$ cat design.v
(* keep_hierarchy = "yes", use_dsp = "yes" *)
module cordic_final #(
    parameter WIDTH = 32,          
    parameter FRAC = 14,           
    parameter ITER = 16,           
    parameter LOG_ITER = 4,         
    parameter POST_STAGES = 5       
)
(
    input wire                    clk,
    input wire                    rst_n,        
    input wire                    start,        
    input wire signed [WIDTH-1:0] x_in,         
    input wire                    func_select,  
    output reg                    busy,         
    output reg                    done,         
    output reg signed [WIDTH:0] result       
);
    localparam signed [WIDTH-1:0] ONE_Q = (1 << FRAC);         
    localparam signed [WIDTH-1:0] ONE_Q_1 = ONE_Q >> 1;         
    localparam signed [WIDTH-1:0] K_INV_SCALED = 16'sd19784;    
    wire [5:0] shift_lut [0:ITER-1];
    wire signed [WIDTH-1:0] atanh_lut [0:ITER-1];
    reg signed [WIDTH-1:0] x_pipe [0:ITER];
    reg signed [WIDTH-1:0] y_pipe [0:ITER];
    reg signed [WIDTH-1:0] z_pipe [0:ITER];
    reg valid_pipe [0:ITER];
    reg signed [WIDTH-1:0] x_input_pipe [0:POST_STAGES-1];
    reg signed [WIDTH-1:0] y_result_pipe [0:POST_STAGES-1];
    reg func_select_pipe [0:POST_STAGES-1];
    reg valid_post_pipe [0:POST_STAGES-1];
    reg signed [2*WIDTH-1:0] x_squared_pipe [0:POST_STAGES-1];
    reg signed [2*WIDTH-1:0] coeff_term_pipe [0:POST_STAGES-1];
    reg signed [WIDTH-1:0] one_minus_approx_pipe [0:POST_STAGES-1];
    reg signed [2*WIDTH-1:0] final_product_pipe [0:POST_STAGES-1];
    reg signed [WIDTH-1:0] extracted_result_pipe [0:POST_STAGES-1];
    reg [1:0] state, next_state;
    reg [LOG_ITER:0] stage_counter;
    localparam [1:0] IDLE = 2'b00;
    localparam [1:0] PROCESS = 2'b01;
    localparam [1:0] OUTPUT = 2'b10;
    reg signed [WIDTH-1:0] x_input_stored;  
    reg                    func_select_stored;
    integer i;
    assign shift_lut[0]  = 6'd1;   assign shift_lut[1]  = 6'd2;   assign shift_lut[2]  = 6'd3;   assign shift_lut[3]  = 6'd4;
    assign shift_lut[4]  = 6'd4;   assign shift_lut[5]  = 6'd5;   assign shift_lut[6]  = 6'd6;   assign shift_lut[7]  = 6'd7;
    assign shift_lut[8]  = 6'd8;   assign shift_lut[9]  = 6'd9;   assign shift_lut[10] = 6'd10;  assign shift_lut[11] = 6'd11;
    assign shift_lut[12] = 6'd12;  assign shift_lut[13] = 6'd13;  assign shift_lut[14] = 6'd13;  assign shift_lut[15] = 6'd14;
    assign atanh_lut[0]  = 16'sd9000;   assign atanh_lut[1]  = 16'sd4185;   assign atanh_lut[2]  = 16'sd2059;   assign atanh_lut[3]  = 16'sd1025;
    assign atanh_lut[4]  = 16'sd1025;   assign atanh_lut[5]  = 16'sd512;    assign atanh_lut[6]  = 16'sd256;    assign atanh_lut[7]  = 16'sd128;
    assign atanh_lut[8]  = 16'sd64;     assign atanh_lut[9]  = 16'sd32;     assign atanh_lut[10] = 16'sd16;     assign atanh_lut[11] = 16'sd8;
    assign atanh_lut[12] = 16'sd4;      assign atanh_lut[13] = 16'sd2;      assign atanh_lut[14] = 16'sd2;      assign atanh_lut[15] = 16'sd1;
    genvar stage;
    generate 
        for (stage = 0; stage < ITER; stage = stage + 1) 
        begin : cordic_pipeline
            wire z_positive;
            wire [5:0] current_shift;
            wire signed [WIDTH-1:0] x_shifted;
            wire signed [WIDTH-1:0] y_shifted;
            wire signed [WIDTH-1:0] atanh_val;
            assign z_positive = ~z_pipe[stage][WIDTH-1];
            assign current_shift = shift_lut[stage];
            assign x_shifted = x_pipe[stage] >>> current_shift;
            assign y_shifted = y_pipe[stage] >>> current_shift;
            assign atanh_val = atanh_lut[stage];
            always @(posedge clk or negedge rst_n) begin
                if (!rst_n) begin
                    x_pipe[stage+1] <= {WIDTH{1'b0}};
                    y_pipe[stage+1] <= {WIDTH{1'b0}};
                    z_pipe[stage+1] <= {WIDTH{1'b0}};
                    valid_pipe[stage+1] <= 1'b0;
                end else begin
                    (* use_dsp = "yes" *) x_pipe[stage+1] <= z_positive ? (x_pipe[stage] + y_shifted) : (x_pipe[stage] - y_shifted);
                    (* use_dsp = "yes" *) y_pipe[stage+1] <= z_positive ? (y_pipe[stage] + x_shifted) : (y_pipe[stage] - x_shifted);
                    (* use_dsp = "yes" *) z_pipe[stage+1] <= z_positive ? (z_pipe[stage] - atanh_val) : (z_pipe[stage] + atanh_val);
                    valid_pipe[stage+1] <= valid_pipe[stage];
                end
            end
        end
    endgenerate
    always @(posedge clk or negedge rst_n) begin
        if (!rst_n) begin
            x_input_pipe[0] <= {WIDTH{1'b0}};
            y_result_pipe[0] <= {WIDTH{1'b0}};
            func_select_pipe[0] <= 1'b0;
            valid_post_pipe[0] <= 1'b0;
            x_squared_pipe[0] <= {(2*WIDTH){1'b0}};
        end else begin
            x_input_pipe[0] <= x_input_stored;
            y_result_pipe[0] <= y_pipe[ITER];
            func_select_pipe[0] <= func_select_stored;
            valid_post_pipe[0] <= valid_pipe[ITER];
            (* use_dsp = "yes" *) x_squared_pipe[0] <= $signed(x_input_stored) * $signed(x_input_stored);
        end
    end
    always @(posedge clk or negedge rst_n) begin
        if (!rst_n) begin
            x_input_pipe[1] <= {WIDTH{1'b0}};
            y_result_pipe[1] <= {WIDTH{1'b0}};
            func_select_pipe[1] <= 1'b0;
            valid_post_pipe[1] <= 1'b0;
            coeff_term_pipe[1] <= {(2*WIDTH){1'b0}};
        end else begin
            x_input_pipe[1] <= x_input_pipe[0];
            y_result_pipe[1] <= y_result_pipe[0];
            func_select_pipe[1] <= func_select_pipe[0];
            valid_post_pipe[1] <= valid_post_pipe[0];
            (* use_dsp = "yes" *) coeff_term_pipe[1] <= (x_squared_pipe[0] * 23900) >>> 30;
        end
    end
    always @(posedge clk or negedge rst_n) begin
        if (!rst_n) begin
            x_input_pipe[2] <= {WIDTH{1'b0}};
            y_result_pipe[2] <= {WIDTH{1'b0}};
            func_select_pipe[2] <= 1'b0;
            valid_post_pipe[2] <= 1'b0;
            one_minus_approx_pipe[2] <= {WIDTH{1'b0}};
        end else begin
            x_input_pipe[2] <= x_input_pipe[1];
            y_result_pipe[2] <= y_result_pipe[1];
            func_select_pipe[2] <= func_select_pipe[1];
            valid_post_pipe[2] <= valid_post_pipe[1];
            (* use_dsp = "yes" *) one_minus_approx_pipe[2] <= ONE_Q - coeff_term_pipe[1][WIDTH-1:0];
        end
    end
    always @(posedge clk or negedge rst_n) begin
        if (!rst_n) begin
            x_input_pipe[3] <= {WIDTH{1'b0}};
            y_result_pipe[3] <= {WIDTH{1'b0}};
            func_select_pipe[3] <= 1'b0;
            valid_post_pipe[3] <= 1'b0;
            final_product_pipe[3] <= {(2*WIDTH){1'b0}};
        end else begin
            x_input_pipe[3] <= x_input_pipe[2];
            y_result_pipe[3] <= y_result_pipe[2];
            func_select_pipe[3] <= func_select_pipe[2];
            valid_post_pipe[3] <= valid_post_pipe[2];
            (* use_dsp = "yes" *) final_product_pipe[3] <= $signed(y_result_pipe[2]) * $signed(one_minus_approx_pipe[2]);
        end
    end
    always @(posedge clk or negedge rst_n) begin
        if (!rst_n) begin
            x_input_pipe[4] <= {WIDTH{1'b0}};
            y_result_pipe[4] <= {WIDTH{1'b0}};
            func_select_pipe[4] <= 1'b0;
            valid_post_pipe[4] <= 1'b0;
            extracted_result_pipe[4] <= {WIDTH{1'b0}};
        end else begin
            x_input_pipe[4] <= x_input_pipe[3];
            y_result_pipe[4] <= y_result_pipe[3];
            func_select_pipe[4] <= func_select_pipe[3];
            valid_post_pipe[4] <= valid_post_pipe[3];
            (* use_dsp = "yes" *) extracted_result_pipe[4] <= final_product_pipe[3] >>> FRAC;
        end
    end
    always @(*) begin
        case (state)
            IDLE: next_state = start ? PROCESS : IDLE;
            PROCESS: next_state = (stage_counter >= ITER + POST_STAGES + 3) ? OUTPUT : PROCESS; 
            OUTPUT: next_state = IDLE;
            default: next_state = IDLE;
        endcase
    end  
    always @(posedge clk or negedge rst_n) begin
        if (!rst_n) begin
            state <= IDLE;
            busy <= 1'b0;
            done <= 1'b0;
            result <= {WIDTH{1'b0}};
            stage_counter <= {(LOG_ITER+1){1'b0}};
            x_pipe[0] <= {WIDTH{1'b0}};
            y_pipe[0] <= {WIDTH{1'b0}};
            z_pipe[0] <= {WIDTH{1'b0}};
            valid_pipe[0] <= 1'b0;
            x_input_stored <= {WIDTH{1'b0}};
            func_select_stored <= 1'b0;
        end else begin
            state <= next_state;
            done <= 1'b0;  
            case (state)
                IDLE: begin
                    busy <= 1'b0;
                    stage_counter <= {(LOG_ITER+1){1'b0}};
                    if (start) begin
                        x_pipe[0] <= K_INV_SCALED;  
                        y_pipe[0] <= {WIDTH{1'b0}}; 
                        func_select_stored <= func_select;
                        if (func_select) begin  
                            z_pipe[0] <= x_in; 
                            x_input_stored <= x_in;
                        end else begin  
                            z_pipe[0] <= $signed(x_in) >>> 1; 
                            x_input_stored <= $signed(x_in) >>> 1;
                        end
                        valid_pipe[0] <= 1'b1;
                        busy <= 1'b1;
                        stage_counter <= {(LOG_ITER+1){1'b0}};
                    end
                end
                PROCESS: begin
                    stage_counter <= stage_counter + 1'b1;
                end
                OUTPUT: begin
                    busy <= 1'b0;
                    if (valid_post_pipe[POST_STAGES-1]) begin
                        if (func_select_pipe[POST_STAGES-1]) begin
                            result <= extracted_result_pipe[POST_STAGES-1];
                        end else begin
                            result <= (extracted_result_pipe[POST_STAGES-1] + ONE_Q) >>> 1;
                        end
                        done <= 1'b1;
                    end
                end
                default: begin
                    state <= IDLE;
                end
            endcase
        end
    end
endmodule                      
$ cat run.sh
#!/bin/bash
# the make line also repeats each setting of config.mk as NAME=value (left out here)
make -C /OpenROAD-flow-scripts/flow DESIGN_CONFIG=/design/flow/config.mk WORK_HOME=/design/flow/orfs CLKGATE_MAP_FILE= finish
$ cat config.mk
export PLATFORM = sky130hd
export DESIGN_NAME = cordic_final
export DESIGN_NICKNAME = cordic_final
export VERILOG_FILES = /design/flow/design.v
export SDC_FILE = /design/flow/constraint.sdc
export NUM_CORES = 4
export LEC_CHECK = 0
export ABC_AREA = 1
export CAP_MARGIN = 20
export CORE_MARGIN = 2
export CORE_UTILIZATION = 72
export CTS_CLUSTER_DIAMETER = 42
export PLACE_DENSITY_LB_ADDON = 0.03
export SETUP_SLACK_MARGIN = 2.56
export SLEW_MARGIN = 20
$ cat constraint.sdc
create_clock -name core_clock -period 8.9 [get_ports {clk}]
set_input_delay 1.7800 -clock core_clock [delete_from_list [all_inputs] [get_ports {clk}]]
set_output_delay 1.7800 -clock core_clock [all_outputs]
set_load 0.01 [all_outputs]
==> results.tsv, run 1 <==
stage	metric	value	unit
status	outcome	stopped before the end	
status	stop_stage	global routing (5_1_grt)	
status	toolErrorMsg	[ERROR GRT-0116] Global routing finished with congestion. Check the congestion regions in the DRC Viewer.	
logic_synthesis	ys_ff	1733	
die	fp.dieH	538.5	um
die	core_area	284700	um^2
die	initCoreUtil	72.25	%
die	pin_count	71	
logic_synthesis	simple_gate_area_share	17.10	%
die	rows	196	
logic_synthesis	mux_share	0	%
clocking	cts_buffer_depth	4	
logic_synthesis	ys_cells	25740	
logic_synthesis	synthCells	25740	
grt	grtUsageTotal	60.49	%
logic_synthesis	synth_warnings	14	
logic_synthesis	synth_nets	29820	
placement	place_inst	29300	
logic_synthesis	yosys.area.top_type	dfrtp_1	
clocking	numCtsBuffers	283	
logic_synthesis	topCellsByArea	dfrtp_1, fa_1, ha_1	
die	dieArea	290000	um^2
logic_synthesis	xor_share	8.062	%
placement	dpl_cell_area	210900	um^2
logic_synthesis	top_area_share	21.07	%
logic_synthesis	avgSynthCellArea	7.992	um^2
clocking	cts_root_buf	clkbuf_16	
logic_synthesis	syn_area	205700	um^2
logic_synthesis	ys_area	205700	um^2
placement	port_buffers	70	
logic_synthesis	top_cell	inv_1	
logic_synthesis	fa_ha_area_share	32.43	%
logic_synthesis	top_logic_kind	adder cells	
logic_synthesis	ff_type	dfrtp_1	
logic_synthesis	ys_seq_share	21.08	%
logic_synthesis	common_cells	inv_1, nand2_1, fa_1, ha_1, nor2_1	
logic_synthesis	ys_sh_aoi	11.01	%
grt	grt_overflow_total	852	
clocking	cts_sinks	1733	
logic_synthesis	synth_cell_types	76	
die	die_w	538.5	um
placement	dp_hpwl	520300	um
clocking	htree_levels	5	
logic_synthesis	edf_count	0	
logic_synthesis	async_flop_share	100.0	%
placement	gp_congestion	1.057	
==> stage by stage <==
stage               worst slack (ns)  util [%]  hold WS, ns
global placement               1.095     74.07       0.3316
detailed placement             1.020     74.07       0.3347
CTS                            1.792     80.63       0.2953
floorplan                      1.725         -       0.3312
==> routing by layer <==
metal | track usage, % | overflow
met3 | 38.43 | 105
met2 | 82.14 | 388
met5 | 20.61 | 2
met1 | 62.82 | 76
met4 | 53.04 | 281
==> timing repair <==
item | in CTS
pin swaps | 446
endpoints found under the setup margin | 82
hold endpoints to repair | 0
hold buffers | 0
buffers inserted | 417
cloned | 25
gates resized | 1192
==> inputs of run 2 (changes only) <==
- ABC_AREA: 1 -> not set
- CORE_UTILIZATION: 72 -> 40
- CTS_CLUSTER_DIAMETER: 42 -> not set
- PLACE_DENSITY_LB_ADDON: 0.03 -> not set
- SETUP_SLACK_MARGIN: 2.56 -> 0.09
- clock period: 8.9 -> 10.1 ns (I/O delays scaled with it)
==> run 2 against run 1 <==
Compared with the run above: synthesized area decreased by 10%; die size increased by 62%; now clean on timing, DRC and antenna; synthesized cell count decreased by 24%.
==> results.tsv, run 2 <==
stage	metric	value	unit	change
logic_synthesis	top_cell	inv_1		unchanged
logic_synthesis	ys_area	185200	um^2	was 205,700 um^2
logic_synthesis	fa_ha_area_share	36.02	%	was 32.43%
logic_synthesis	ys_cells	19560		was 25,740
final_timing	max_slew_margin	21.28	%	
worst_setup_path	critPathCaptureType	flop		
pwr	p_comb_share	1.1	%	
final_timing	fmax	0.1096	GHz	
finish	fill_cells	44810		
pwr	cellLeakagePower	99.43	nW	
pwr	power_density	75.15	nW/um^2	
route	drc	0		
worst_setup_path	crit_top_cell	fa_1		
logic_synthesis	simple_gate_area_share	12.26	%	was 17.10%
pwr	power_frac_clock	52.8	%	
route	num_vias	132300		
logic_synthesis	avgSynthCellArea	9.471	um^2	was 7.992 um^2
finish	fin_nets	23670		
clocking	htree_levels	4		was 5
placement	gp_congestion	0.9081		was 1.057
die	dieArea	468500	um^2	was 290,000 um^2
clocking	cts_buffer_depth	4		unchanged
pwr	seq-power	6.94	mW	
pwr	pwr-share-seq	46.0	%	
route	firstDrtPassIters	6		
final_timing	hold_violations	0		
die	die_w	684.5	um	was 538.5 um
finish	syn_to_final_growth	8.432	%	
hold_path	holdPathEnd	z_pipe[11][1]		
final_timing	timing.final.max_slew_violations	0		
clocking	cts_tree	built		
worst_setup_path	critical_path.max_fanout	9		
status	outcome	no timing/DRC/antenna violations		was stopped before the end
worst_setup_path	crit_start	z_pipe[0][3]		
logic_synthesis	synthCells	19560		was 25,740
final_timing	rsz0062_at_grt	no		
die	core_area	460500	um^2	was 284,700 um^2
logic_synthesis	mux_share	0.8154	%	was 0%
die	pin_count	71		unchanged
clocking	cts_sinks	1733		unchanged
final_timing	period_used_share	90.35	%	
pwr	internal_power	11.73	mW	
logic_synthesis	ff_type	dfrtp_1		unchanged
logic_synthesis	synth_cell_types	88		was 76
worst_setup_path	worst_path_largest_cell_delay	0.69	ns	
worst_setup_path	worst_setup_path_start_kind	flop		
worst_setup_path	crit_required	10.85	ns	
grt	antenna_found_initial	9		
placement	dp_hpwl	375700	um	was 520,300 um
pwr	vdd_drop_max	0.1605	mV	
grt	grt_pass1_vias	135600		
worst_setup_path	reg2reg_depth	27		
logic_synthesis	synth_nets	23640		was 29,820
logic_synthesis	xor_share	8.701	%	was 8.062%
clocking	numCtsBuffers	201		was 283
worst_setup_path	arrival	9.88	ns	
clocking	cts_root_buf	clkbuf_16		unchanged
clocking	cts_hold_buf	0		unchanged
worst_setup_path	crit_type	flop to flop		
finish	logic_area	129100	um^2	
logic_synthesis	ys_sh_aoi	11.90	%	was 11.01%
grt	grt_max_degree	154		
worst_setup_path	cp_top_family	adder cells		
pwr	p_comb	172	uW	
worst_setup_path	regToRegEndpoint	x_squared_pipe[0][59]		
final_timing	setup_tns	0	ns	
logic_synthesis	yosys.area.top_type	dfrtp_1		unchanged
worst_setup_path	cp-endpoint	x_squared_pipe[0][59]		
logic_synthesis	synth_warnings	14		unchanged
final_timing	skew	0.09253	ns	
route	ant_nets	0		
worst_setup_path	r2r_slack	0.97	ns	
finish	final_cell_count_no_fill	25910		
placement	place_inst	25540		was 29,300
die	initCoreUtil	40.22	%	was 72.25%
clocking	cts.repair.resized	0		was 1,192
clocking	cts_setup_buffers	0		was 417
grt	grt_pass1_wl	749400	um	
hold_path	whs_path_depth	0		
pwr	switching_share	22.28	%	
hold_path	min_from	z_pipe[10][1]		
route	drtIter0Drc	8145		
logic_synthesis	topCellsByArea	dfrtp_1, fa_1, ha_1		unchanged
clocking	clock_latency	0.95	ns	
logic_synthesis	syn_area	185200	um^2	was 205,700 um^2
pwr	largestPowerGroup	the clock network		
route	wl_per_cell	17.86	um	
logic_synthesis	edf_count	0		unchanged
worst_setup_path	r2r-start	z_pipe[0][3]		
clocking	cts.clk_slew.worst_paths	0.08	ns	
worst_setup_path	path_buffers	7		
hold_path	hold_class	flop to flop		
die	fp.dieH	684.5	um	was 538.5 um
worst_setup_path	critPathSlowestCell	dfrtp_1		
logic_synthesis	top_logic_kind	adder cells		unchanged
route	viasPerCell	5.105		
die	rows	249		was 196
logic_synthesis	ys_seq_share	23.42	%	was 21.08%
run	warnings	112		
final_timing	worstMarginPinSlew	1.181	ns	
finish	regArea	43380	um^2	
final_timing	final-setup-viol-count	0		
grt	grtUsageTotal	19.80	%	
final_timing	min_period	9.125	ns	
grt	grt_overflow_total	0		
logic_synthesis	top_area_share	23.40	%	was 21.07%
logic_synthesis	async_flop_share	100.0	%	unchanged
pwr	pg_clk	7.98	mW	
logic_synthesis	common_cells	inv_1, fa_1, ha_1, dfrtp_1, xnor2_1		was inv_1, nand2_1, fa_1, ha_1, nor2_1
placement	port_buffers	70		unchanged
pwr	power	15.09	mW	
run	max_cap_viol_count	0		
worst_setup_path	path_depth	27		
logic_synthesis	ys_ff	1733		unchanged
route	drt_wl_total	462800	um	
pwr	power.switching	3.363	mW	
run 2: per-stage QoR:
stage | setup slack [ns] | utilization (%) | cell area, um^2 | hold slack, ns
final | 0.9747 | 43.61 | 200800 | 0.2868
after floorplan | 1.305 | - | 185200 | 0.3312
after global placement | 1.073 | 42.04 | 193600 | 0.3314
after CTS | 0.9925 | 43.61 | 200800 | 0.2835
after global routing | 0.5199 | 43.61 | 200800 | 0.2705
after detailed placement | 1.085 | 42.04 | 193600 | 0.3347
run 2: layout make-up:
| cell class | count | share of cell area, % |
|---|---|---|
| tap | 6149 | 3.831 |
| clock buffer | 254 | 2.789 |
| multi-input combinational | 14430 | 64.29 |
| inverter | 2962 | 5.536 |
| antenna | 2 | 0.002492 |
| sequential | 1733 | 21.60 |
| timing repair buffer | 262 | 1.135 |
| clock inverter | 117 | 0.8168 |
run 2: per-layer routing:
layer,GRT usage [%],share of wire [%]
met1,28.18,47
met2,32.14,46
met3,2.426,5.0
met4,4.745,2.5
met5,0,0.0061
==> inputs of run 3 (changes only) <==
- ABC_AREA: not set -> 0
- CAP_MARGIN: 20 -> 25
- CORE_ASPECT_RATIO: not set -> 0.51
- CORE_UTILIZATION: 40 -> 33
- CTS_CLUSTER_DIAMETER: not set -> 26
- CTS_CLUSTER_SIZE: not set -> 44
- GPL_ROUTABILITY_DRIVEN: not set -> 1
- MIN_ROUTING_LAYER: not set -> met1
- PLACE_DENSITY: not set -> 0.82
- SETUP_SLACK_MARGIN: 0.09 -> not set
- SLEW_MARGIN: 20 -> 35
- TNS_END_PERCENT: not set -> 70
- clock period: 10.1 -> 6.35 ns (I/O delays scaled with it)
==> run 3 against run 2 <==
Compared with the run above: now fails the layout checks on negative setup slack; utilization decreased by 4.9 points; via count grew 11%; die size is 21% higher; worst hold slack improved by 0.042 ns; sequential power is 59% higher; fmax grew 13%; critical path depth rose by 6; final cell count rose by 9.3%; routed wire length rose by 19%; first-iteration DRC count rose by 110%; setup slack worse by 2.7 ns; flip-flop count unchanged; critical path type unchanged.
==> results.tsv, run 3 <==
stage	metric	value	unit	change
die	core_area	558900	um^2	was 460,500 um^2
final_timing	period_used_share	127.7	%	was 90.35%
clocking	cts.clk_slew.worst_paths	0.06	ns	was 0.08 ns
logic_synthesis	ys_cells	19560		unchanged
placement	dpl_cell_area	202900	um^2	was 193,600 um^2
pwr	cellLeakagePower	106.1	nW	was 99.43 nW
route	viasPerCell	5.200		was 5.105
hold_path	hold_class	input port to async pin		was flop to flop
logic_synthesis	async_flop_share	100.0	%	unchanged
logic_synthesis	top_cell	inv_1		unchanged
final_timing	final-setup-viol-count	86		was 0
finish	fin_nets	24740		was 23,670
logic_synthesis	synth_cell_types	88		unchanged
worst_setup_path	r2r_slack	-1.76	ns	was 0.97 ns
run	max_cap_viol_count	0		unchanged
final_timing	fin_ws	-1.758	ns	was 0.9747 ns
final_timing	fmax	0.1233	GHz	was 0.1096 GHz
worst_setup_path	critPathCaptureType	flop		unchanged
route	num_vias	147200		was 132,300
worst_setup_path	cp-endpoint	x_squared_pipe[0][47]		was x_squared_pipe[0][59]
final_timing	skew	0.1304	ns	was 0.09253 ns
worst_setup_path	worst_path_largest_cell_delay	0.62	ns	was 0.69 ns
status	violations	negative setup slack		
worst_setup_path	reg2reg_depth	33		was 27
logic_synthesis	ys_sh_aoi	11.90	%	unchanged
logic_synthesis	synth_warnings	14		unchanged
final_timing	rsz0062_at_grt	yes		was no
logic_synthesis	synth_nets	23640		unchanged
pwr	power_frac_clock	55.8	%	was 52.8%
logic_synthesis	avgSynthCellArea	9.471	um^2	unchanged
worst_setup_path	crit_required	7.12	ns	was 10.85 ns
logic_synthesis	top_area_share	23.40	%	unchanged
route	firstDrtPassIters	10		was 6
logic_synthesis	synthCells	19560		unchanged
clocking	cts_tree	built		unchanged
grt	grt_max_degree	175		was 154
final_timing	min_period	8.108	ns	was 9.125 ns
route	drc	0		unchanged
logic_synthesis	topCellsByArea	dfrtp_1, fa_1, ha_1		unchanged
pwr	largestPowerGroup	the clock network		unchanged
route	wl_per_cell	19.44	um	was 17.86 um
logic_synthesis	syn_area	185200	um^2	unchanged
logic_synthesis	common_cells	inv_1, fa_1, ha_1, dfrtp_1, xnor2_1		unchanged
worst_setup_path	critPathSlowestCell	fa_2		was dfrtp_1
logic_synthesis	edf_count	0		unchanged
worst_setup_path	arrival	8.88	ns	was 9.88 ns
route	ant_nets	0		unchanged
die	dieArea	567600	um^2	was 468,500 um^2
die	die_w	1053	um	was 684.5 um
pwr	seq-power	11.0	mW	was 6.94 mW
pwr	power_density	118.7	nW/um^2	was 75.15 nW/um^2
worst_setup_path	crit_start	z_pipe[0][18]		was z_pipe[0][3]
finish	fill_cells	52880		was 44,810
worst_setup_path	r2r-start	z_pipe[0][18]		was z_pipe[0][3]
pwr	p_comb_share	1.2	%	was 1.1%
finish	regArea	43430	um^2	was 43,380 um^2
logic_synthesis	yosys.area.top_type	dfrtp_1		unchanged
die	fp.dieH	539.0	um	was 684.5 um
pwr	power	25.67	mW	was 15.09 mW
worst_setup_path	path_depth	33		was 27
placement	gp_congestion	1.037		was 0.9081
clocking	htree_levels	4		unchanged
route	drt_wl_total	550300	um	was 462,800 um
logic_synthesis	top_logic_kind	adder cells		unchanged
worst_setup_path	crit_type	flop to flop		unchanged
clocking	cts_buffer_depth	4		unchanged
worst_setup_path	regToRegEndpoint	x_squared_pipe[0][47]		was x_squared_pipe[0][59]
run	warnings	119		was 112
finish	syn_to_final_growth	16.83	%	was 8.432%
pwr	power.switching	6.409	mW	was 3.363 mW
pwr	pwr-share-seq	43.0	%	was 46.0%
pwr	switching_share	24.96	%	was 22.28%
worst_setup_path	cp_top_family	adder cells		unchanged
die	rows	196		was 249
route	drtIter0Drc	17220		was 8,145
final_timing	hold_violations	0		unchanged
die	pin_count	71		unchanged
pwr	internal_power	19.27	mW	was 11.73 mW
finish	logic_area	131500	um^2	was 129,100 um^2
logic_synthesis	xor_share	8.701	%	unchanged
worst_setup_path	crit_top_cell	fa_1		unchanged
status	outcome	failed layout checks		was no timing/DRC/antenna violations
worst_setup_path	path_buffers	12		was 7
final_timing	worstMarginPinSlew	1.013	ns	was 1.181 ns
clocking	clock_latency	0.99	ns	was 0.95 ns
pwr	p_comb	302	uW	was 172 uW
clocking	cts_hold_buf	0		unchanged
logic_synthesis	ys_ff	1733		unchanged
logic_synthesis	simple_gate_area_share	12.26	%	unchanged
finish	final_area	216400	um^2	was 200,800 um^2
placement	place_ws	-2.382	ns	was 1.085 ns
final_timing	timing.final.max_slew_violations	0		unchanged
finish	post-route-util	38.72	%	was 43.61%
logic_synthesis	mux_share	0.8154	%	unchanged
logic_synthesis	ys_area	185200	um^2	unchanged
final_timing	max_slew_margin	31.73	%	was 21.28%
grt	grtUsageTotal	18.80	%	was 19.80%
grt	grt_pass1_vias	146600		was 135,600
placement	dp_hpwl	442900	um	was 375,700 um
grt	grt_overflow_total	0		unchanged
pwr	vdd_drop_max	0.2412	mV	was 0.1605 mV
worst_setup_path	worst_setup_path_start_kind	flop		unchanged
clocking	numCtsBuffers	241		was 201
pwr	pg_clk	14.3	mW	was 7.98 mW
clocking	cts_root_buf	clkbuf_16		unchanged
logic_synthesis	ys_seq_share	23.42	%	unchanged
logic_synthesis	fa_ha_area_share	36.02	%	unchanged
placement	port_buffers	70		unchanged
grt	antenna_found_initial	15		was 9
die	initCoreUtil	33.14	%	was 40.22%
grt	grt_pass1_wl	852400	um	was 749,400 um
logic_synthesis	ff_type	dfrtp_1		unchanged
worst_setup_path	critical_path.max_fanout	3		was 9
clocking	cts_sinks	1733		unchanged
==> run 3: layout make-up <==
type	instances	area share, %
clock buffers	270	2.931
clock inverters	178	1.041
flip-flops and latches	1733	20.07
diodes	14	0.01619
multi-input cells	14430	60.75
well taps	7425	4.293
repair buffers	1294	5.726
inverters	2962	5.169
==> run 3: timing repair <==
action / CTS / global route
endpoints found under the setup margin: 96 / 99
pin swaps: 255 / 242
buffers inserted: 124 / 69
cloned: 9 / 9
resized: 496 / 264
==> run 3: layer usage <==
metal	track usage (%)	up-vias	wire, um
met1	29.50	72580	256600
met4	2.344	22	7460
li1	-	66130	-
met3	7.908	732	83510
met2	23.84	7713	201700
met5	0.9221	-	1054
==> run 3: metrics by stage <==
| stage | setup TNS [ns] | hold WS (ns) | instances |
|---|---|---|---|
| 6_report | -66.95 | 0.3291 | 28310 |
| 5_1_grt | -83.38 | 0.3069 | 28300 |
| 4_1_cts | -60.11 | 0.2960 | 28220 |
| 3_5_place_dp | -89.49 | 0.3347 | 27650 |
| 3_3_place_gp | -81.75 | 0.3318 | 27650 |
| 2_1_floorplan | -22.74 | 0.3312 | 19560 |
==> inputs of run 4 (changes only) <==
- ABC_AREA: 0 -> 1
- CAP_MARGIN: 25 -> 20
- CORE_ASPECT_RATIO: 0.51 -> not set
- CORE_UTILIZATION: 33 -> 72
- CTS_CLUSTER_DIAMETER: 26 -> not set
- CTS_CLUSTER_SIZE: 44 -> not set
- GPL_ROUTABILITY_DRIVEN: 1 -> not set
- MAX_ROUTING_LAYER: not set -> met4
- MIN_ROUTING_LAYER: met1 -> not set
- PLACE_DENSITY: 0.82 -> not set
- PLACE_DENSITY_LB_ADDON: not set -> 0.02
- SETUP_SLACK_MARGIN: not set -> 2.38
- SLEW_MARGIN: 35 -> 20
- TNS_END_PERCENT: 70 -> not set
- clock period: 6.35 -> 7.99 ns (I/O delays scaled with it)
==> run 4 against run 3 <==
Compared with the run above: the run now fails in global routing (5_1_grt); die size is 49% lower; synthesized cell count increased by 32%; synthesized area grew 11%.
==> results.tsv, run 4 <==
stage	metric	value	unit	change
logic_synthesis	topCellsByArea	dfrtp_1, fa_1, ha_1		unchanged
logic_synthesis	top_logic_kind	adder cells		unchanged
logic_synthesis	ys_seq_share	21.08	%	was 23.42%
logic_synthesis	ys_area	205700	um^2	was 185,200 um^2
logic_synthesis	ys_ff	1733		unchanged
status	toolErrorMsg	[ERROR GRT-0116] Global routing finished with congestion. Check the congestion regions in the DRC Viewer.		
logic_synthesis	yosys.area.top_type	dfrtp_1		unchanged
die	fp.dieH	538.5	um	was 539.0 um
clocking	htree_levels	4		unchanged
placement	dpl_cell_area	212200	um^2	was 202,900 um^2
clocking	cts_buffer_depth	4		unchanged
placement	place_ws	0.2068	ns	was -2.382 ns
grt	grt_overflow_total	892		
logic_synthesis	syn_area	205700	um^2	was 185,200 um^2
clocking	numCtsBuffers	199		was 241
logic_synthesis	ys_cells	25740		was 19,560
logic_synthesis	xor_share	8.062	%	was 8.701%
logic_synthesis	synthCells	25740		was 19,560
die	core_area	284700	um^2	was 558,900 um^2
clocking	cts_sinks	1733		unchanged
logic_synthesis	top_area_share	21.07	%	was 23.40%
logic_synthesis	synth_warnings	14		unchanged
logic_synthesis	fa_ha_area_share	32.43	%	was 36.02%
die	rows	196		unchanged
placement	gp_congestion	1.104		was 1.037
grt	grtUsageTotal	59.82	%	
logic_synthesis	top_cell	inv_1		unchanged
logic_synthesis	edf_count	0		unchanged
logic_synthesis	synth_nets	29820		was 23,640
logic_synthesis	avgSynthCellArea	7.992	um^2	was 9.471 um^2
placement	place_inst	29320		was 27,650
placement	dp_hpwl	530000	um	was 442,900 um
die	initCoreUtil	72.25	%	was 33.14%
die	pin_count	71		unchanged
die	dieArea	290000	um^2	was 567,600 um^2
status	stop_stage	global routing (5_1_grt)		
die	die_w	538.5	um	was 1053 um
clocking	cts_root_buf	clkbuf_16		unchanged
placement	port_buffers	70		unchanged
clocking	cts_hold_buf	0		unchanged
logic_synthesis	common_cells	inv_1, nand2_1, fa_1, ha_1, nor2_1		was inv_1, fa_1, ha_1, dfrtp_1, xnor2_1
logic_synthesis	async_flop_share	100.0	%	unchanged
logic_synthesis	simple_gate_area_share	17.10	%	was 12.26%
logic_synthesis	ys_sh_aoi	11.01	%	was 11.90%
logic_synthesis	ff_type	dfrtp_1		unchanged
logic_synthesis	mux_share	0	%	was 0.8154%
logic_synthesis	synth_cell_types	76		was 88
status	outcome	stopped before the end		was failed layout checks
==> run 4: what timing repair did <==
action	4_1_cts
gates cloned	17
setup buffers	412
setup endpoints to repair	101
pin swaps	418
gates resized	997
==> run 4: metal layers <==
layer | GRT overflow | global-route usage [%]
met1 | 43 | 64.20
met2 | 466 | 79.38
met3 | 77 | 33.89
met4 | 306 | 49.45
met5 | - | -
==> inputs of run 5 (changes only) <==
- ABC_AREA: 1 -> not set
- CORE_UTILIZATION: 72 -> 68
- MAX_ROUTING_LAYER: met4 -> not set
- PLACE_DENSITY_LB_ADDON: 0.02 -> not set
- SETUP_SLACK_MARGIN: 2.38 -> not set
- clock period: 7.99 -> 9.44 ns (I/O delays scaled with it)
==> run 5 against run 4 <==
Compared with the run above: synthesized area down 10%; synthesized cell count fell by 24%; the run now finishes clean; die size decreased by 4.6%.
==> results.tsv, run 5 <==
stage	metric	value	unit	change
status	outcome	no timing/DRC/antenna violations		was stopped before the end
logic_synthesis	top_logic_kind	adder cells		unchanged
placement	gp_congestion	0.9575		was 1.104
hold_path	holdPathEnd	valid_post_pipe[3]		
pwr	switching_share	21.43	%	
route	firstDrtPassIters	5		
route	viasPerCell	5.771		
clocking	cts_buffer_depth	4		unchanged
pwr	pwr-share-seq	47.0	%	
worst_setup_path	r2r-start	z_pipe[0][4]		
logic_synthesis	mux_share	0.8154	%	was 0%
final_timing	final-setup-viol-count	0		
clocking	numCtsBuffers	193		was 199
worst_setup_path	cp_top_family	adder cells		
clocking	cts_sinks	1733		unchanged
final_timing	worstMarginPinSlew	1.163	ns	
route	drtIter0Drc	9019		
grt	grt_pass1_wl	730400	um	
pwr	power.switching	3.386	mW	
final_timing	max_slew_margin	22.44	%	
worst_setup_path	arrival	9.64	ns	
worst_setup_path	crit_required	10.17	ns	
logic_synthesis	synth_nets	23640		was 29,820
clocking	cts_root_buf	clkbuf_16		unchanged
logic_synthesis	avgSynthCellArea	9.471	um^2	was 7.992 um^2
grt	grt_max_degree	183		
worst_setup_path	worst_setup_path_start_kind	flop		
die	pin_count	71		unchanged
placement	port_buffers	70		unchanged
die	fp.dieH	525.9	um	was 538.5 um
grt	grt_overflow_total	0		
clocking	clock_latency	0.88	ns	
worst_setup_path	crit_type	flop to flop		
pwr	power_density	80.01	nW/um^2	
route	drt_wl_total	448300	um	
grt	antenna_found_initial	5		
logic_synthesis	edf_count	0		unchanged
logic_synthesis	yosys.area.top_type	dfrtp_1		unchanged
logic_synthesis	xor_share	8.701	%	was 8.062%
pwr	p_comb	181	uW	
worst_setup_path	crit_start	z_pipe[0][4]		
run	max_cap_viol_count	0		
logic_synthesis	synthCells	19560		was 25,740
pwr	p_comb_share	1.1	%	
hold_path	hold_class	flop to flop		
final_timing	period_used_share	94.39	%	
logic_synthesis	fa_ha_area_share	36.02	%	was 32.43%
worst_setup_path	critPathCaptureType	flop		
logic_synthesis	ys_seq_share	23.42	%	was 21.08%
grt	grt_pass1_vias	137600		
route	wl_per_cell	19.21	um	
worst_setup_path	worst_path_largest_cell_delay	0.82	ns	
logic_synthesis	top_cell	inv_1		unchanged
clocking	cts_tree	built		
logic_synthesis	ys_cells	19560		was 25,740
worst_setup_path	critical_path.max_fanout	12		
pwr	internal_power	12.41	mW	
logic_synthesis	top_area_share	23.40	%	was 21.07%
logic_synthesis	ff_type	dfrtp_1		unchanged
final_timing	min_period	8.910	ns	
clocking	cts_setup_buffers	0		was 412
route	num_vias	134700		
clocking	cts_hold_buf	0		unchanged
worst_setup_path	path_buffers	11		
pwr	power_frac_clock	51.8	%	
placement	dp_hpwl	366500	um	was 530,000 um
die	core_area	270800	um^2	was 284,700 um^2
grt	grtUsageTotal	32.93	%	
die	rows	191		was 196
final_timing	timing.final.max_slew_violations	0		
pwr	seq-power	7.43	mW	
pwr	cellLeakagePower	99.37	nW	
worst_setup_path	critPathSlowestCell	a2111oi_1		
logic_synthesis	common_cells	inv_1, fa_1, ha_1, dfrtp_1, xnor2_1		was inv_1, nand2_1, fa_1, ha_1, nor2_1
pwr	largestPowerGroup	the clock network		
run	warnings	114		
logic_synthesis	ys_area	185200	um^2	was 205,700 um^2
logic_synthesis	topCellsByArea	dfrtp_1, fa_1, ha_1		unchanged
pwr	vdd_drop_max	0.1418	mV	
logic_synthesis	async_flop_share	100.0	%	unchanged
worst_setup_path	path_depth	33		
die	die_w	525.9	um	was 538.5 um
clocking	htree_levels	4		unchanged
worst_setup_path	crit_top_cell	inv_1		
final_timing	skew	0.08469	ns	
clocking	cts.clk_slew.worst_paths	0.08	ns	
die	initCoreUtil	68.40	%	was 72.25%
logic_synthesis	syn_area	185200	um^2	was 205,700 um^2
finish	syn_to_final_growth	6.622	%	
logic_synthesis	synth_cell_types	88		was 76
die	dieArea	276600	um^2	was 290,000 um^2
final_timing	fmax	0.1122	GHz	
final_timing	hold_ws	0.2971	ns	
route	ant_nets	0		
logic_synthesis	simple_gate_area_share	12.26	%	was 17.10%
worst_setup_path	regToRegEndpoint	x_squared_pipe[0][53]		
final_timing	hold_violations	0		
worst_setup_path	reg2reg_depth	33		
route	drc	0		
hold_path	whs_path_depth	0		
final_timing	setup_tns	0	ns	
logic_synthesis	ys_sh_aoi	11.90	%	was 11.01%
logic_synthesis	synth_warnings	14		unchanged
final_timing	rsz0062_at_grt	no		
logic_synthesis	ys_ff	1733		unchanged
worst_setup_path	cp-endpoint	x_squared_pipe[0][53]		
worst_setup_path	r2r_slack	0.53	ns	
finish	fin_nets	23680		
hold_path	min_from	valid_post_pipe[2]		
pwr	pg_clk	8.19	mW	
[run 5: layout make-up]
| type | instances | area, um^2 |
|---|---|---|
| Inverter | 2962 | 11120 |
| Clock inverter | 105 | 1602 |
| Clock buffer | 249 | 5343 |
| Tap cell | 3570 | 4467 |
| Sequential cell | 1733 | 43380 |
| Antenna cell | 9 | 22.52 |
| Multi-Input combinational cell | 14430 | 129100 |
| Timing Repair Buffer | 281 | 2422 |
| Fill cell | 20610 | 73290 |
[run 5: per-layer routing]
metal,routed length [um],track usage [%],vias up,share of wire (%)
li1,-,-,63910,-
met1,191200,44.42,65970,43
met2,211000,54.16,3903,47
met3,27320,4.789,910,6.1
met4,18720,12.38,2,4.2
met5,13,0,-,0.0029
[run 5: through the flow]
stage	utilization [%]	setup slack (ns)	total power, mW	instances	area [um^2]
detailed placement	70.35	0.4942	7.756	22980	190500
floorplan	-	0.6447	7.578	19560	185200
global route	72.93	0.1042	16.31	23340	197500
CTS	72.92	0.3757	15.98	23330	197400
global placement	70.35	0.6162	7.754	22980	190500
finish	72.93	0.5301	15.80	23340	197500
[run 5: what timing repair did]
item | in CTS | in global routing
endpoints found under the setup margin | 0 | 5
hold endpoints to repair | 0 | 0
resized | 0 | 2
==> inputs of run 6 (changes only) <==
- CAP_MARGIN: 20 -> 10
- CELL_PAD_IN_SITES_GLOBAL_PLACEMENT: not set -> 1
- CORE_UTILIZATION: 68 -> 50
- PLACE_DENSITY: not set -> 0.94
- SLEW_MARGIN: 20 -> 10
- clock period: 9.44 -> 7.53 ns (I/O delays scaled with it)
==> run 6 against run 5 <==
Compared with the run above: final area is 4.4% higher; via count is 1.9% higher; largest power group unchanged; synthesized area stayed put; sequential share of layout area is 0.90 points lower; first-iteration DRC count is 1.9% lower; routed wire length is 2.0% higher; sequential power is 25% higher; synthesized cell count stayed put; total power is 25% higher; clock skew hardly changed; the layout now fails its checks (negative setup slack); setup slack worse by 0.94 ns; flip-flop count stayed put.
==> results.tsv, run 6 <==
stage	metric	value	unit	change
status	outcome	failed layout checks		was no timing/DRC/antenna violations
status	violations	negative setup slack		
worst_setup_path	crit_required	8.28	ns	was 10.17 ns
final_timing	fin_ws	-0.4073	ns	was 0.5301 ns
final_timing	rsz0062_at_grt	yes		was no
final_timing	hold_violations	0		unchanged
placement	gp_congestion	0.9553		was 0.9575
logic_synthesis	synthCells	19560		unchanged
route	drc	0		unchanged
pwr	power_density	96.08	nW/um^2	was 80.01 nW/um^2
pwr	seq-power	9.31	mW	was 7.43 mW
worst_setup_path	worst_path_largest_cell_delay	0.63	ns	was 0.82 ns
route	drt_wl_total	457300	um	was 448,300 um
clocking	cts_hold_buf	0		unchanged
hold_path	hold_class	flop to flop		unchanged
pwr	largestPowerGroup	the clock network		unchanged
logic_synthesis	ys_ff	1733		unchanged
die	fp.dieH	612.6	um	was 525.9 um
pwr	p_comb	232	uW	was 181 uW
grt	grt_pass1_vias	141500		was 137,600
placement	place_inst	24940		was 22,980
finish	logic_area	130100	um^2	was 129,100 um^2
die	die_w	612.6	um	was 525.9 um
logic_synthesis	ff_type	dfrtp_1		unchanged
logic_synthesis	top_area_share	23.40	%	unchanged
logic_synthesis	fa_ha_area_share	36.02	%	unchanged
worst_setup_path	cp-endpoint	x_squared_pipe[0][59]		was x_squared_pipe[0][53]
worst_setup_path	crit_top_cell	fa_1		was inv_1
logic_synthesis	syn_area	185200	um^2	unchanged
grt	grt_pass1_wl	747000	um	was 730,400 um
final_timing	max_slew_margin	28.02	%	was 22.44%
final_timing	period_used_share	105.4	%	was 94.39%
final_timing	final-setup-viol-count	11		was 0
logic_synthesis	synth_nets	23640		unchanged
worst_setup_path	crit_type	flop to flop		unchanged
clocking	cts_buffer_depth	4		unchanged
placement	dp_hpwl	373700	um	was 366,500 um
placement	dpl_cell_area	197300	um^2	was 190,500 um^2
logic_synthesis	mux_share	0.8154	%	unchanged
finish	syn_to_final_growth	11.29	%	was 6.622%
worst_setup_path	cp_top_family	adder cells		unchanged
worst_setup_path	arrival	8.69	ns	was 9.64 ns
logic_synthesis	ys_sh_aoi	11.90	%	unchanged
pwr	switching_share	21.80	%	was 21.43%
pwr	power.switching	4.317	mW	was 3.386 mW
finish	regArea	43420	um^2	was 43,380 um^2
route	drtIter0Drc	8852		was 9,019
run	warnings	115		was 114
route	wl_per_cell	18.02	um	was 19.21 um
finish	fill_cells	31820		was 20,610
hold_path	whs_path_depth	0		unchanged
final_timing	fmax	0.1260	GHz	was 0.1122 GHz
clocking	numCtsBuffers	195		was 193
clocking	cts_tree	built		unchanged
logic_synthesis	xor_share	8.701	%	unchanged
worst_setup_path	reg2reg_depth	29		was 33
grt	grtUsageTotal	24.64	%	was 32.93%
worst_setup_path	crit_start	z_pipe[0][4]		unchanged
clocking	htree_levels	4		unchanged
pwr	cellLeakagePower	102.9	nW	was 99.37 nW
final_timing	hold_ws	0.3193	ns	was 0.2971 ns
route	viasPerCell	5.408		was 5.771
finish	final_cell_count_no_fill	25370		was 23,340
logic_synthesis	avgSynthCellArea	9.471	um^2	unchanged
placement	port_buffers	70		unchanged
logic_synthesis	top_cell	inv_1		unchanged
clocking	cts.clk_slew.worst_paths	0.06	ns	was 0.08 ns
die	core_area	368900	um^2	was 270,800 um^2
die	initCoreUtil	50.21	%	was 68.40%
pwr	pg_clk	10.3	mW	was 8.19 mW
worst_setup_path	critical_path.max_fanout	11		was 12
logic_synthesis	edf_count	0		unchanged
logic_synthesis	yosys.area.top_type	dfrtp_1		unchanged
die	rows	223		was 191
die	dieArea	375300	um^2	was 276,600 um^2
pwr	pwr-share-seq	47.0	%	about the same
logic_synthesis	synth_cell_types	88		unchanged
logic_synthesis	common_cells	inv_1, fa_1, ha_1, dfrtp_1, xnor2_1		unchanged
pwr	power_frac_clock	51.8	%	about the same
clocking	cts_root_buf	clkbuf_16		unchanged
worst_setup_path	path_depth	29		was 33
final_timing	worstMarginPinSlew	1.073	ns	was 1.163 ns
route	firstDrtPassIters	8		was 5
finish	post-route-util	55.88	%	was 72.93%
logic_synthesis	top_logic_kind	adder cells		unchanged
pwr	internal_power	15.49	mW	was 12.41 mW
pwr	p_comb_share	1.2	%	was 1.1%
grt	antenna_found_initial	8		was 5
worst_setup_path	worst_setup_path_start_kind	flop		unchanged
logic_synthesis	topCellsByArea	dfrtp_1, fa_1, ha_1		unchanged
finish	fin_nets	24340		was 23,680
final_timing	skew	0.08485	ns	was 0.08469 ns
hold_path	holdPathEnd	z_pipe[7][1]		was valid_post_pipe[3]
final_timing	timing.final.max_slew_violations	0		unchanged
logic_synthesis	async_flop_share	100.0	%	unchanged
hold_path	min_from	z_pipe[6][1]		was valid_post_pipe[2]
pwr	vdd_drop_max	0.1950	mV	was 0.1418 mV
worst_setup_path	critPathSlowestCell	fa_2		was a2111oi_1
logic_synthesis	ys_seq_share	23.42	%	unchanged
finish	final_area	206100	um^2	was 197,500 um^2
final_timing	min_period	7.937	ns	was 8.910 ns
clocking	clock_latency	0.93	ns	was 0.88 ns
worst_setup_path	r2r_slack	-0.41	ns	was 0.53 ns
route	ant_nets	0		unchanged
run	max_cap_viol_count	0		unchanged
logic_synthesis	ys_cells	19560		unchanged
worst_setup_path	path_buffers	11		unchanged
logic_synthesis	synth_warnings	14		unchanged
logic_synthesis	ys_area	185200	um^2	unchanged
worst_setup_path	regToRegEndpoint	x_squared_pipe[0][59]		was x_squared_pipe[0][53]
worst_setup_path	r2r-start	z_pipe[0][4]		unchanged
worst_setup_path	critPathCaptureType	flop		unchanged
die	pin_count	71		unchanged
clocking	cts_sinks	1733		unchanged
grt	grt_max_degree	156		was 183
logic_synthesis	simple_gate_area_share	12.26	%	unchanged
grt	grt_overflow_total	0		unchanged
route	num_vias	137200		was 134,700
[run 6: final cells by class]
cell class / count / share of cell area (%)
clock inverter: 105 / 0.7254
tap: 4950 / 3.005
antenna: 1 / 0.001214
inverter: 2962 / 5.416
clock buffer: 252 / 2.628
sequential: 1733 / 21.06
timing repair buffer: 939 / 4.027
multi-input combinational: 14430 / 63.13
[run 6: metal layers]
metal	track usage, %	up-vias	share of wire [%]
li1	-	65220	-
met1	33.69	67540	44
met2	40.54	3662	47
met3	3.699	786	6.5
met4	7.334	4	3.1
met5	0	-	0.0052
[run 6: through the flow]
| stage | TNS, ns | worst slack (ns) | power, mW |
|---|---|---|---|
| global route | -6.552 | -0.6666 | 20.47 |
| finish | -2.139 | -0.4073 | 19.81 |
| CTS | -2.995 | -0.4204 | 20.08 |
| detailed placement | -14.06 | -0.8182 | 9.730 |
| global placement | -11.74 | -0.7537 | 9.725 |
| floorplan | -0.7779 | -0.5037 | 9.500 |
[run 6: what timing repair did]
action / CTS / global route
buffers inserted: 48 / 27
gates resized: 184 / 192
pin swaps: 98 / 155
gates cloned: 1 / 0
setup endpoints to repair: 33 / 34
==> inputs of run 7 (changes only) <==
- ABC_AREA: not set -> 0
- CAP_MARGIN: 10 -> 20
- CELL_PAD_IN_SITES_GLOBAL_PLACEMENT: 1 -> not set
- CORE_UTILIZATION: 50 -> 72
- PLACE_DENSITY: 0.94 -> 0.64
- SLEW_MARGIN: 10 -> 20
- clock period: 7.53 -> 6.59 ns (I/O delays scaled with it)
==> run 7 against run 6 <==
Compared with the run above: the layout still fails its checks (negative setup slack); clock power is about 10% higher; count of clock-buffer cells in the layout is 2 higher; final cell count is 4.8% lower; sequential power is about 10% higher; fmax is 1.1% lower; utilization is 25 points higher; worst hold slack better by 0.024 ns; first-iteration DRC count is 22% higher; routed wire length is 5.1% higher; synthesized cell count stayed put; die size is 30% lower; critical path type unchanged; critical endpoint is now x_squared_pipe[0][56]; highest routed layer unchanged.
==> results.tsv, run 7 <==
stage	metric	value	unit	change
hold_path	hold_class	flop to flop		unchanged
worst_setup_path	cp_top_family	adder cells		unchanged
placement	port_buffers	70		unchanged
die	die_w	511.2	um	was 612.6 um
logic_synthesis	ys_seq_share	23.42	%	unchanged
worst_setup_path	reg2reg_depth	31		was 29
pwr	power_frac_clock	50.9	%	was 51.8%
die	initCoreUtil	72.28	%	was 50.21%
final_timing	period_used_share	121.8	%	was 105.4%
logic_synthesis	ff_type	dfrtp_1		unchanged
logic_synthesis	fa_ha_area_share	36.02	%	unchanged
logic_synthesis	top_logic_kind	adder cells		unchanged
grt	grt_pass1_wl	770200	um	was 747,000 um
finish	syn_to_final_growth	12.48	%	was 11.29%
pwr	cellLeakagePower	105.0	nW	was 102.9 nW
clocking	cts.clk_slew.worst_paths	0.06	ns	about the same
finish	fin_nets	24700		was 24,340
hold_path	holdPathEnd	extracted_result_pipe[4][20]		was z_pipe[7][1]
logic_synthesis	synth_cell_types	88		unchanged
pwr	p_comb_share	1.3	%	was 1.2%
hold_path	whs_path_depth	0		unchanged
worst_setup_path	path_buffers	9		was 11
grt	grt_max_degree	168		was 156
logic_synthesis	yosys.area.top_type	dfrtp_1		unchanged
worst_setup_path	arrival	8.77	ns	was 8.69 ns
clocking	cts_tree	built		unchanged
worst_setup_path	crit_required	7.33	ns	was 8.28 ns
logic_synthesis	topCellsByArea	dfrtp_1, fa_1, ha_1		unchanged
route	wl_per_cell	19.88	um	was 18.02 um
final_timing	fmax	0.1246	GHz	was 0.1260 GHz
final_timing	max_slew_margin	29.08	%	was 28.02%
pwr	vdd_drop_max	0.2068	mV	was 0.1950 mV
route	ant_nets	0		unchanged
run	warnings	119		was 115
grt	grtUsageTotal	36.89	%	was 24.64%
route	drt_wl_total	480400	um	was 457,300 um
final_timing	rsz0062_at_grt	yes		unchanged
worst_setup_path	path_depth	31		was 29
hold_path	min_from	final_product_pipe[3][34]		was z_pipe[6][1]
logic_synthesis	xor_share	8.701	%	unchanged
die	dieArea	261300	um^2	was 375,300 um^2
route	num_vias	142200		was 137,200
logic_synthesis	ys_ff	1733		unchanged
status	violations	negative setup slack		unchanged
route	drtIter0Drc	10830		was 8,852
clocking	numCtsBuffers	194		was 195
placement	dp_hpwl	385600	um	was 373,700 um
worst_setup_path	crit_type	flop to flop		unchanged
pwr	seq-power	10.6	mW	was 9.31 mW
pwr	power	22.23	mW	was 19.81 mW
grt	antenna_found_initial	15		was 8
clocking	htree_levels	4		unchanged
final_timing	hold_violations	0		unchanged
status	outcome	failed layout checks		unchanged
pwr	internal_power	17.36	mW	was 15.49 mW
logic_synthesis	simple_gate_area_share	12.26	%	unchanged
logic_synthesis	edf_count	0		unchanged
route	firstDrtPassIters	8		unchanged
worst_setup_path	r2r_slack	-1.44	ns	was -0.41 ns
final_timing	fin_ws	-1.438	ns	was -0.4073 ns
logic_synthesis	top_cell	inv_1		unchanged
die	fp.dieH	511.2	um	was 612.6 um
pwr	switching_share	21.92	%	was 21.80%
logic_synthesis	common_cells	inv_1, fa_1, ha_1, dfrtp_1, xnor2_1		unchanged
logic_synthesis	top_area_share	23.40	%	unchanged
worst_setup_path	cp-endpoint	x_squared_pipe[0][56]		was x_squared_pipe[0][59]
final_timing	skew	0.06598	ns	was 0.08485 ns
placement	gp_congestion	1.022		was 0.9553
worst_setup_path	worst_path_largest_cell_delay	0.59	ns	was 0.63 ns
logic_synthesis	mux_share	0.8154	%	unchanged
route	viasPerCell	5.885		was 5.408
final_timing	final-setup-viol-count	67		was 11
grt	grt_pass1_vias	147300		was 141,500
logic_synthesis	syn_area	185200	um^2	unchanged
worst_setup_path	critPathCaptureType	flop		unchanged
logic_synthesis	avgSynthCellArea	9.471	um^2	unchanged
pwr	pg_clk	11.3	mW	was 10.3 mW
worst_setup_path	r2r-start	z_pipe[0][13]		was z_pipe[0][4]
clocking	cts_buffer_depth	4		unchanged
finish	post-route-util	81.31	%	was 55.88%
logic_synthesis	ys_sh_aoi	11.90	%	unchanged
logic_synthesis	ys_area	185200	um^2	unchanged
pwr	power.switching	4.873	mW	was 4.317 mW
pwr	p_comb	279	uW	was 232 uW
worst_setup_path	regToRegEndpoint	x_squared_pipe[0][56]		was x_squared_pipe[0][59]
worst_setup_path	crit_start	z_pipe[0][13]		was z_pipe[0][4]
clocking	cts_root_buf	clkbuf_16		unchanged
logic_synthesis	synth_warnings	14		unchanged
pwr	largestPowerGroup	the clock network		unchanged
logic_synthesis	async_flop_share	100.0	%	unchanged
route	drc	0		unchanged
die	core_area	256200	um^2	was 368,900 um^2
logic_synthesis	ys_cells	19560		unchanged
pwr	pwr-share-seq	47.9	%	was 47.0%
final_timing	worstMarginPinSlew	1.064	ns	was 1.073 ns
final_timing	timing.final.max_slew_violations	0		unchanged
grt	grt_overflow_total	0		unchanged
worst_setup_path	worst_setup_path_start_kind	flop		unchanged
pwr	power_density	106.7	nW/um^2	was 96.08 nW/um^2
logic_synthesis	synthCells	19560		unchanged
die	rows	186		was 223
worst_setup_path	critical_path.max_fanout	5		was 11
die	pin_count	71		unchanged
clocking	cts_sinks	1733		unchanged
worst_setup_path	critPathSlowestCell	fa_2		unchanged
clocking	clock_latency	0.91	ns	was 0.93 ns
run	max_cap_viol_count	0		unchanged
logic_synthesis	synth_nets	23640		unchanged
final_timing	min_period	8.028	ns	was 7.937 ns
run 7: metrics by stage:
step	setup slack (ns)	area (um^2)	TNS (ns)	cells	hold WS, ns
after detailed placement	-1.849	198200	-55.78	23660	0.3347
after floorplan	-1.443	186200	-12.96	19560	0.3312
after CTS	-1.409	207000	-38.50	24110	0.3421
after global routing	-1.670	208300	-60.58	24160	0.3490
after global placement	-1.746	198200	-50.35	23660	0.3311
final	-1.438	208300	-45.86	24160	0.3437
run 7: cell type report:
| class | instances | area (um^2) |
|---|---|---|
| clock inverter | 96 | 1235 |
| sequential | 1733 | 43420 |
| clock buffer | 254 | 5431 |
| inverter | 2962 | 11190 |
| tap | 3384 | 4234 |
| fill | 16280 | 47900 |
| timing repair buffer | 1295 | 11640 |
| multi-input combinational | 14430 | 131200 |
| antenna | 7 | 17.52 |
run 7: timing repair:
| action | 4_1_cts | 5_1_grt |
|---|---|---|
| pin swaps | 202 | 233 |
| setup endpoints to repair | 78 | 87 |
| gates cloned | 5 | 1 |
| setup buffers | 100 | 54 |
| hold buffers | 0 | 0 |
| resized | 306 | 239 |
run 7: routing by layer:
| metal | vias up | wire, um | global-route usage, % |
|---|---|---|---|
| met1 | 69990 | 188800 | 46.46 |
| met2 | 4847 | 233400 | 62.60 |
| met5 | - | 65 | 0 |
| met4 | 10 | 27040 | 17.93 |
| li1 | 65900 | - | - |
| met3 | 1427 | 31040 | 5.457 |
==> inputs of run 8 (changes only) <==
- ABC_AREA: 0 -> 1
- HOLD_SLACK_MARGIN: not set -> 0.28
- clock period: 6.59 -> 7.27 ns (I/O delays scaled with it)
==> run 8 against run 7 <==
Compared with the run above: the run now fails in global routing (5_1_grt); synthesized area is 11% higher; die size is 11% higher; synthesized cell count is 32% higher.
==> results.tsv, run 8 <==
stage	metric	value	unit	change
status	outcome	stopped before the end		was failed layout checks
status	stop_stage	global routing (5_1_grt)		
status	toolErrorMsg	[ERROR GRT-0232] Routing congestion too high. Check the congestion heatmap in the GUI.		
clocking	cts_sinks	1733		unchanged
logic_synthesis	yosys.area.top_type	dfrtp_1		unchanged
clocking	cts_root_buf	clkbuf_16		unchanged
die	rows	196		was 186
clocking	numCtsBuffers	193		was 194
logic_synthesis	top_area_share	21.07	%	was 23.40%
grt	grt_overflow_total	312		
clocking	cts_hold_buf	0		unchanged
logic_synthesis	mux_share	0	%	was 0.8154%
logic_synthesis	fa_ha_area_share	32.43	%	was 36.02%
logic_synthesis	common_cells	inv_1, nand2_1, fa_1, ha_1, nor2_1		was inv_1, fa_1, ha_1, dfrtp_1, xnor2_1
logic_synthesis	synth_cell_types	76		was 88
logic_synthesis	simple_gate_area_share	17.10	%	was 12.26%
clocking	htree_levels	4		unchanged
logic_synthesis	avgSynthCellArea	7.992	um^2	was 9.471 um^2
die	initCoreUtil	72.25	%	was 72.28%
die	die_w	538.5	um	was 511.2 um
clocking	cts_buffer_depth	4		unchanged
placement	place_ws	-0.1344	ns	was -1.849 ns
logic_synthesis	top_logic_kind	adder cells		unchanged
logic_synthesis	ys_cells	25740		was 19,560
grt	grtUsageTotal	54.17	%	
logic_synthesis	ys_ff	1733		unchanged
logic_synthesis	ys_area	205700	um^2	was 185,200 um^2
logic_synthesis	synthCells	25740		was 19,560
logic_synthesis	ys_seq_share	21.08	%	was 23.42%
placement	gp_congestion	1.065		was 1.022
logic_synthesis	async_flop_share	100.0	%	unchanged
logic_synthesis	syn_area	205700	um^2	was 185,200 um^2
die	fp.dieH	538.5	um	was 511.2 um
placement	dp_hpwl	537000	um	was 385,600 um
logic_synthesis	xor_share	8.062	%	was 8.701%
die	dieArea	290000	um^2	was 261,300 um^2
logic_synthesis	synth_warnings	14		unchanged
die	core_area	284700	um^2	was 256,200 um^2
placement	port_buffers	70		unchanged
logic_synthesis	edf_count	0		unchanged
logic_synthesis	topCellsByArea	dfrtp_1, fa_1, ha_1		unchanged
logic_synthesis	synth_nets	29820		was 23,640
die	pin_count	71		unchanged
logic_synthesis	ff_type	dfrtp_1		unchanged
logic_synthesis	ys_sh_aoi	11.01	%	was 11.90%
logic_synthesis	top_cell	inv_1		unchanged
## run 8: what timing repair did
item,4_1_cts
cloned,1
pin swaps,40
resized,74
setup endpoints to repair,20
setup buffers,9
## run 8: per-stage QoR
| step | area (um^2) | instances | setup TNS, ns |
|---|---|---|---|
| 4_1_cts | 219900 | 29870 | -0.01878 |
| 3_5_place_dp | 212700 | 29500 | -0.5759 |
| 2_1_floorplan | 205700 | 25740 | 0 |
| 3_3_place_gp | 212700 | 29500 | 0 |
## run 8: layer usage
layer,overflow,global-route usage [%]
met1,39,62.43
met4,73,37.16
met5,3,15.73
met3,54,29.02
met2,143,75.70
==> inputs of run 9 (changes only) <==
- ABC_AREA: 1 -> not set
- CTS_CLUSTER_DIAMETER: not set -> 34
- HOLD_SLACK_MARGIN: 0.28 -> not set
- SETUP_SLACK_MARGIN: not set -> 2.22
- SLEW_MARGIN: 20 -> 5
- clock period: 7.27 -> 8.25 ns (I/O delays scaled with it)
==> run 9 against run 8 <==
Compared with the run above: synthesized area decreased by 10%; now clean on timing, DRC and antenna; synthesized cell count is 24% lower; die size decreased by 9.9%.
==> results.tsv, run 9 <==
stage	metric	value	unit	change
worst_setup_path	crit_top_cell	fa_1		
route	num_vias	141800		
pwr	pwr-share-seq	38.0	%	
logic_synthesis	top_logic_kind	adder cells		unchanged
pwr	p_comb_share	1.0	%	
grt	grtUsageTotal	36.95	%	
logic_synthesis	ff_type	dfrtp_1		unchanged
clocking	cts_root_buf	clkbuf_16		unchanged
pwr	largestPowerGroup	the clock network		
route	drtIter0Drc	11530		
logic_synthesis	yosys.area.top_type	dfrtp_1		unchanged
run	max_cap_viol_count	0		
final_timing	fin_ws	0.1339	ns	
finish	final_cell_count_no_fill	23840		
logic_synthesis	synth_nets	23640		was 29,820
die	initCoreUtil	72.28	%	was 72.25%
final_timing	final-setup-viol-count	0		
hold_path	holdPathEnd	extracted_result_pipe[4][15]		
route	firstDrtPassIters	9		
worst_setup_path	path_depth	30		
logic_synthesis	synthCells	19560		was 25,740
clocking	clock_latency	0.94	ns	
final_timing	timing.final.max_slew_violations	0		
final_timing	fmax	0.1232	GHz	
worst_setup_path	crit_required	9.03	ns	
logic_synthesis	ys_area	185200	um^2	was 205,700 um^2
hold_path	whs_path_depth	0		
logic_synthesis	common_cells	inv_1, fa_1, ha_1, dfrtp_1, xnor2_1		was inv_1, nand2_1, fa_1, ha_1, nor2_1
die	die_w	511.2	um	was 538.5 um
logic_synthesis	async_flop_share	100.0	%	unchanged
logic_synthesis	simple_gate_area_share	12.26	%	was 17.10%
die	fp.dieH	511.2	um	was 538.5 um
logic_synthesis	ys_sh_aoi	11.90	%	was 11.01%
route	wl_per_cell	20.48	um	
run	warnings	122		
finish	fill_cells	15890		
final_timing	period_used_share	98.38	%	
route	drc	0		
die	core_area	256200	um^2	was 284,700 um^2
finish	regArea	43600	um^2	
die	pin_count	71		unchanged
logic_synthesis	top_cell	inv_1		unchanged
pwr	pg_clk	13.7	mW	
grt	grt_overflow_total	0		
placement	dp_hpwl	370100	um	was 537,000 um
logic_synthesis	fa_ha_area_share	36.02	%	was 32.43%
logic_synthesis	synth_cell_types	88		was 76
logic_synthesis	top_area_share	23.40	%	was 21.07%
worst_setup_path	worst_setup_path_start_kind	flop		
grt	grt_max_degree	174		
worst_setup_path	regToRegEndpoint	x_squared_pipe[0][59]		
clocking	htree_levels	5		was 4
finish	fin_nets	24250		
clocking	numCtsBuffers	324		was 193
worst_setup_path	r2r-start	z_pipe[0][3]		
worst_setup_path	arrival	8.89	ns	
clocking	cts_tree	built		
final_timing	rsz0062_at_grt	yes		
pwr	power_frac_clock	61.0	%	
worst_setup_path	crit_start	z_pipe[0][3]		
placement	place_inst	22920		was 29,500
worst_setup_path	critical_path.max_fanout	7		
worst_setup_path	reg2reg_depth	30		
placement	place_ws	-0.2098	ns	was -0.1344 ns
finish	syn_to_final_growth	12.63	%	
worst_setup_path	critPathCaptureType	flop		
worst_setup_path	crit_type	flop to flop		
logic_synthesis	avgSynthCellArea	9.471	um^2	was 7.992 um^2
die	rows	186		was 196
pwr	cellLeakagePower	104.0	nW	
grt	grt_pass1_wl	768700	um	
grt	grt_pass1_vias	145200		
hold_path	hold_class	flop to flop		
final_timing	worstMarginPinSlew	0.9823	ns	
pwr	vdd_drop_max	0.1709	mV	
worst_setup_path	worst_path_largest_cell_delay	0.70	ns	
final_timing	hold_ws	0.3207	ns	
finish	final_area	208600	um^2	
logic_synthesis	edf_count	0		unchanged
placement	dpl_cell_area	192000	um^2	was 212,700 um^2
clocking	cts.clk_slew.worst_paths	0.05	ns	
finish	logic_area	131300	um^2	
hold_path	min_from	final_product_pipe[3][29]		
final_timing	hold_violations	0		
pwr	power.switching	5.156	mW	
route	ant_nets	0		
pwr	switching_share	23.01	%	
logic_synthesis	synth_warnings	14		unchanged
logic_synthesis	ys_ff	1733		unchanged
worst_setup_path	r2r_slack	0.13	ns	
placement	port_buffers	70		unchanged
worst_setup_path	cp-endpoint	x_squared_pipe[0][59]		
pwr	p_comb	216	uW	
worst_setup_path	path_buffers	9		
pwr	power_density	107.4	nW/um^2	
logic_synthesis	xor_share	8.701	%	was 8.062%
final_timing	max_slew_margin	33.62	%	
logic_synthesis	ys_seq_share	23.42	%	was 21.08%
finish	post-route-util	81.41	%	
grt	antenna_found_initial	4		
logic_synthesis	topCellsByArea	dfrtp_1, fa_1, ha_1		unchanged
clocking	cts_sinks	1733		unchanged
final_timing	skew	0.05660	ns	
pwr	seq-power	8.52	mW	
pwr	internal_power	17.25	mW	
final_timing	min_period	8.116	ns	
logic_synthesis	syn_area	185200	um^2	was 205,700 um^2
clocking	cts_hold_buf	0		unchanged
worst_setup_path	critPathSlowestCell	fa_2		
placement	gp_congestion	0.9721		was 1.065
worst_setup_path	cp_top_family	adder cells		
logic_synthesis	mux_share	0.8154	%	was 0%
route	drt_wl_total	488200	um	
die	dieArea	261300	um^2	was 290,000 um^2
status	outcome	no timing/DRC/antenna violations		was stopped before the end
clocking	cts_buffer_depth	4		unchanged
route	viasPerCell	5.951		
logic_synthesis	ys_cells	19560		was 25,740
-- run 9: area by class of cell --
cell class | count | area share [%]
multi-input combinational | 14430 | 62.93
clock inverter | 206 | 1.219
timing repair buffer | 723 | 3.287
clock buffer | 393 | 4.244
sequential | 1733 | 20.90
tap | 3384 | 2.030
inverter | 2962 | 5.381
antenna | 5 | 0.005998
-- run 9: metrics by stage --
step | power [mW] | setup TNS [ns]
floorplan | 8.671 | 0
global placement | 8.875 | -0.03433
detailed placement | 8.879 | -0.2685
CTS | 22.57 | 0
global route | 22.99 | 0
finish | 22.41 | 0
-- run 9: repair_timing --
item	4_1_cts	5_1_grt
gates cloned	2	2
pin swaps	168	127
gates resized	379	281
endpoints found under the setup margin	108	115
setup buffers	181	122
-- run 9: routing by layer --
metal | vias up | track usage (%) | share of wire [%]
met4 | 2 | 16.32 | 5.3
li1 | 65170 | - | -
met3 | 1475 | 6.011 | 7.3
met1 | 69810 | 48.08 | 39
met5 | - | 0 | 0.0027
met2 | 5375 | 61.34 | 48
No activity file was given, so power comes from the tool's default toggle rates.
